## run 1
Design mem_ram, start of the top module:
module mem_ram (input clk, wren, 
                input [3:0] d11,input [3:0] d12,input [3:0] d13,input [3:0] d14,input [3:0] d15,input [3:0] d16,input [3:0] d17,input [3:0]d18,
					 input [3:0] d21,input [3:0] d22,input [3:0] d23,input [3:0] d24,input [3:0] d25,input [3:0] d26,input [3:0] d27,input [3:0]d28,
					 input [3:0] d31,input [3:0] d32,input [3:0] d33,input [3:0] d34,input [3:0] d35,input [3:0] d36,input [3:0] d37,input [3:0]d38,
					 input [3:0] d41,input [3:0] d42,input [3:0] d43,input [3:0] d44,input [3:0] d45,input [3:0] d46,input [3:0] d47,input [3:0]d48,
					 input [3:0] r1,input [3:0] r2,
					 input [3:0] r3,input [3:0] r4,
					 output [11:0] w_sum11,
					 output [11:0] w_sum12,
					 output [11:0] w_sum13,
					 output [11:0] w_sum14,
					 output [11:0] w_sum15,
					 output [11:0] w_sum16,
					 output [11:0] w_sum17,
					 output [11:0] w_sum18
					 );
Size in the first run: ~2700 cells after synthesis, about 130 flip-flops.
==> flow/config.mk <==
export PLATFORM = sky130hd
export DESIGN_NAME = mem_ram
export DESIGN_NICKNAME = mem_ram
export VERILOG_FILES = /design/flow/design.v
export SDC_FILE = /design/flow/constraint.sdc
export NUM_CORES = 4
export LEC_CHECK = 0
export ABC_AREA = 1
export CAP_MARGIN = 20
export CELL_PAD_IN_SITES_GLOBAL_PLACEMENT = 2
export CORE_ASPECT_RATIO = 0.5
export CORE_MARGIN = 2
export CORE_UTILIZATION = 40
export CTS_CLUSTER_DIAMETER = 329
export CTS_CLUSTER_SIZE = 95
export PLACE_DENSITY = 0.42
export SLEW_MARGIN = 35
export TNS_END_PERCENT = 25
==> flow/constraint.sdc <==
create_clock -name core_clock -period 10.0 [get_ports {clk}]
set_input_delay 2.0000 -clock core_clock [delete_from_list [all_inputs] [get_ports {clk}]]
set_output_delay 2.0000 -clock core_clock [all_outputs]
set_load 0.01 [all_outputs]
run.sh (not shown) runs the stock make flow with config.mk's settings and CLKGATE_MAP_FILE=.
Modified inputs, run 2 compared to run 1
Settings: removing CORE_ASPECT_RATIO (formerly 0.5); removing PLACE_DENSITY (formerly 0.42); changing CORE_UTILIZATION from 40 to 58; removing CTS_CLUSTER_DIAMETER (formerly 329); removing CTS_CLUSTER_SIZE (formerly 95); removing ABC_AREA (formerly 1); removing TNS_END_PERCENT (formerly 25); removing CELL_PAD_IN_SITES_GLOBAL_PLACEMENT (formerly 2); changing SLEW_MARGIN from 35 to 20; changing the clock period (ns, I/O delays scaled along) from 10.0 to 5.43.
==> results <==
Uppermost layer routed = met5: run 2; uppermost layer routed = met4: run 1. The final report for run 2 shows a completed flow and a layout that fails verification, specifically setup timing. Diff run 1 -> run 2: detailed-route via count higher; relative area change from synthesis to final layout higher; wire length higher; total routing usage reported by global routing higher. Sort run 2 and run 1 by non-clock buffer area fraction after layout, ascending, and run 1 comes first.
Relative to run 2, the following input files were edited for run 3:
Settings: MAX_ROUTING_LAYER now met4, previously not set; CTS_CLUSTER_SIZE now 74, previously not set; CORE_UTILIZATION now 65, was 58; the clock period (ns, I/O delays scaled along) now 5.35, was 5.43.
Notes after the runs:
- Finished, but not clean: run 2, with setup timing.
- The flow completed for run 3, but it is not clean: the layout still shows setup timing.
- Taking run 2 as the reference, in run 3 maximum cell stage delay along the critical path now larger, wire length increased by about 56% relative to the old numbers, area taken by multi-input logic gates climbed 0.82%.
Changes in run 4 relative to run 3:
Settings: putting HOLD_SLACK_MARGIN at 0.07 where nothing was set; clearing MAX_ROUTING_LAYER, which used to be met4; swapping 65 for 40 in CORE_UTILIZATION; clearing CTS_CLUSTER_SIZE, which used to be 74; swapping 5.35 for 5.6 in the clock period (ns, I/O delays scaled along).
Notes after the runs:
Complete run, failing final checks: run 4, reason setup timing.
Run 3 finished every stage; the final checks, however, were not passed, the failures being setup timing.
Re area of the die: run 4 is 61% up on run 3.
Run 4 against run 3: number of clock buffers in the layout now larger; via count -24%.
Diff run 4 and run 3: post-route cell area lower in run 4
Compared with run 3, run 4 shows a lower first-pass GRT wire length.
Going from run 3 to run 4, proportion of synthesized flip-flops having asynchronous set or reset neither gained nor lost much, final critical-path share of the clock period decreased 23 points, final routed DRC violation total stayed essentially flat, final worst-path setup slack went up by 1170 ps.
The area figure in the yosys stat output was comparable across run 4 and run 3.
diff inputs: run 4 => run 5
Settings: putting MAX_ROUTING_LAYER at met4 where nothing was set; clearing HOLD_SLACK_MARGIN, which used to be 0.07; swapping 40 for 61 in CORE_UTILIZATION; putting CTS_CLUSTER_SIZE at 74 where nothing was set; swapping 5.6 for 5.35 in the clock period (ns, I/O delays scaled along).
### Flow results
Final checks on run 5, whose flow otherwise completed, came back failing, citing setup timing.
The fraction of met3 tracks used by global routing in run 5 was higher than what run 4 gave.
Going from run 4 to run 5, largest net degree at the start of global routing grew by more than 10%.
The final reports for run 5 and run 4 show instance area after placement lower in the former.


Starting RTL as in the previous note.
// mem_ram
module mem_ram (input clk, wren, 
                input [3:0] d11,input [3:0] d12,input [3:0] d13,input [3:0] d14,input [3:0] d15,input [3:0] d16,input [3:0] d17,input [3:0]d18,
					 input [3:0] d21,input [3:0] d22,input [3:0] d23,input [3:0] d24,input [3:0] d25,input [3:0] d26,input [3:0] d27,input [3:0]d28,
					 input [3:0] d31,input [3:0] d32,input [3:0] d33,input [3:0] d34,input [3:0] d35,input [3:0] d36,input [3:0] d37,input [3:0]d38,
					 input [3:0] d41,input [3:0] d42,input [3:0] d43,input [3:0] d44,input [3:0] d45,input [3:0] d46,input [3:0] d47,input [3:0]d48,
					 input [3:0] r1,input [3:0] r2,
					 input [3:0] r3,input [3:0] r4,
					 output [11:0] w_sum11,
					 output [11:0] w_sum12,
					 output [11:0] w_sum13,
					 output [11:0] w_sum14,
					 output [11:0] w_sum15,
					 output [11:0] w_sum16,
					 output [11:0] w_sum17,
					 output [11:0] w_sum18
					 );
  reg [31:0] mem [3:0];  
  wire [8:0] p11, p21,p31,p41;
  wire [8:0] p12, p22,p32,p42;
  wire [8:0] p13, p23,p33,p43;
  wire [8:0] p14, p24,p34,p44;
  wire [8:0] p15, p25,p35,p45;
  wire [8:0] p16, p26,p36,p46;
  wire [8:0] p17, p27,p37,p47;
  wire [8:0] p18, p28,p38,p48;
wire [9:0] s11,s12,s13,s14,s15,s16,s17,s18;
wire [10:0] s21,s22,s23,s24,s25,s26,s27,s28;
wire [11:0] s31,s32,s33,s34,s35,s36,s37,s38;
  always @(posedge clk) 
      begin
            if (wren) begin
                mem[0][31-:4]<=d11;
					 mem[0][27-:4] <=d12;
					 mem[0][23-:4]<=d13;
					 mem[0][19-:4]<=d14;
					 mem[0][15-:4]<=d15;
					 mem[0][11-:4]<=d16;
					 mem[0][7-:4]<=d17;
					 mem[0][3-:4]<=d18;
					 mem[1][31-:4]<=d21;
					 mem[1][27-:4] <=d22;
					 mem[1][23-:4]<=d23;
					 mem[1][19-:4]<=d24;
					 mem[1][15-:4]<=d25;
					 mem[1][11-:4]<=d26;
					 mem[1][7-:4]<=d27;
					 mem[1][3-:4]<=d28;
					 mem[2][31-:4]<=d31;
					 mem[2][27-:4] <=d32;
					 mem[2][23-:4]<=d33;
					 mem[2][19-:4]<=d34;
					 mem[2][15-:4]<=d35;
					 mem[2][11-:4]<=d36;
					 mem[2][7-:4]<=d37;
					 mem[2][3-:4]<=d38;
					 mem[3][31-:4]<=d41;
					 mem[3][27-:4] <=d42;
					 mem[3][23-:4]<=d43;
					 mem[3][19-:4]<=d44;
					 mem[3][15-:4]<=d45;
					 mem[3][11-:4]<=d46;
					 mem[3][7-:4]<=d47;
					 mem[3][3-:4]<=d48;
            end
		end		 
generate
   mult m11(.a(r1),
				.b(mem[0][31-:4]),
				.c(p11) 
				);
	mult m21(
	         .a(r2),
				.b(mem[1][31-:4]),
				.c(p21)
  ...
clock: 13.0 ns
lec_check: 0
cap_margin: 5
core_margin: 2
core_utilization: 35
cts_cluster_diameter: 355
cts_cluster_size: 39
gpl_routability_driven: 0
gpl_timing_driven: 0
max_routing_layer: met5
place_density_lb_addon: 0.06
setup_slack_margin: -0.51
slew_margin: 20
tns_end_percent: 35
The first run ran to the end with no violations.
==> next run, changes <==
- CAP_MARGIN: 5 -> 20
- CORE_UTILIZATION: 35 -> 57
- CTS_CLUSTER_DIAMETER: 355 -> unset
- CTS_CLUSTER_SIZE: 39 -> unset
- GPL_ROUTABILITY_DRIVEN: 0 -> unset
- GPL_TIMING_DRIVEN: 0 -> unset
- MAX_ROUTING_LAYER: met5 -> unset
- PLACE_DENSITY_LB_ADDON: 0.06 -> unset
- SETUP_SLACK_MARGIN: -0.51 -> unset
- TNS_END_PERCENT: 35 -> unset
- clock period: 13.0 -> 5.35 ns (I/O delays scaled with it)
With this change the flow reached the layout checks and failed them: negative setup slack; non-clock buffer count rises by 296; worst setup slack degrades by 2.7 ns; utilization climbs by 39 points; wire length came out lower by 2.2%; global-route usage grows by 12 points; sequential cell count is unchanged; via count rose by 12%; clock-buffer cell count drops by 1.
==> next run, changes <==
- CORE_UTILIZATION: 57 -> 40
- clock period: 5.35 -> 9.71 ns (I/O delays scaled with it)
Effect: The changed run ran to the end with no violations. Die size came out higher by well over a third. Via count came out lower by roughly a tenth. Final area came out lower by about a fifth.
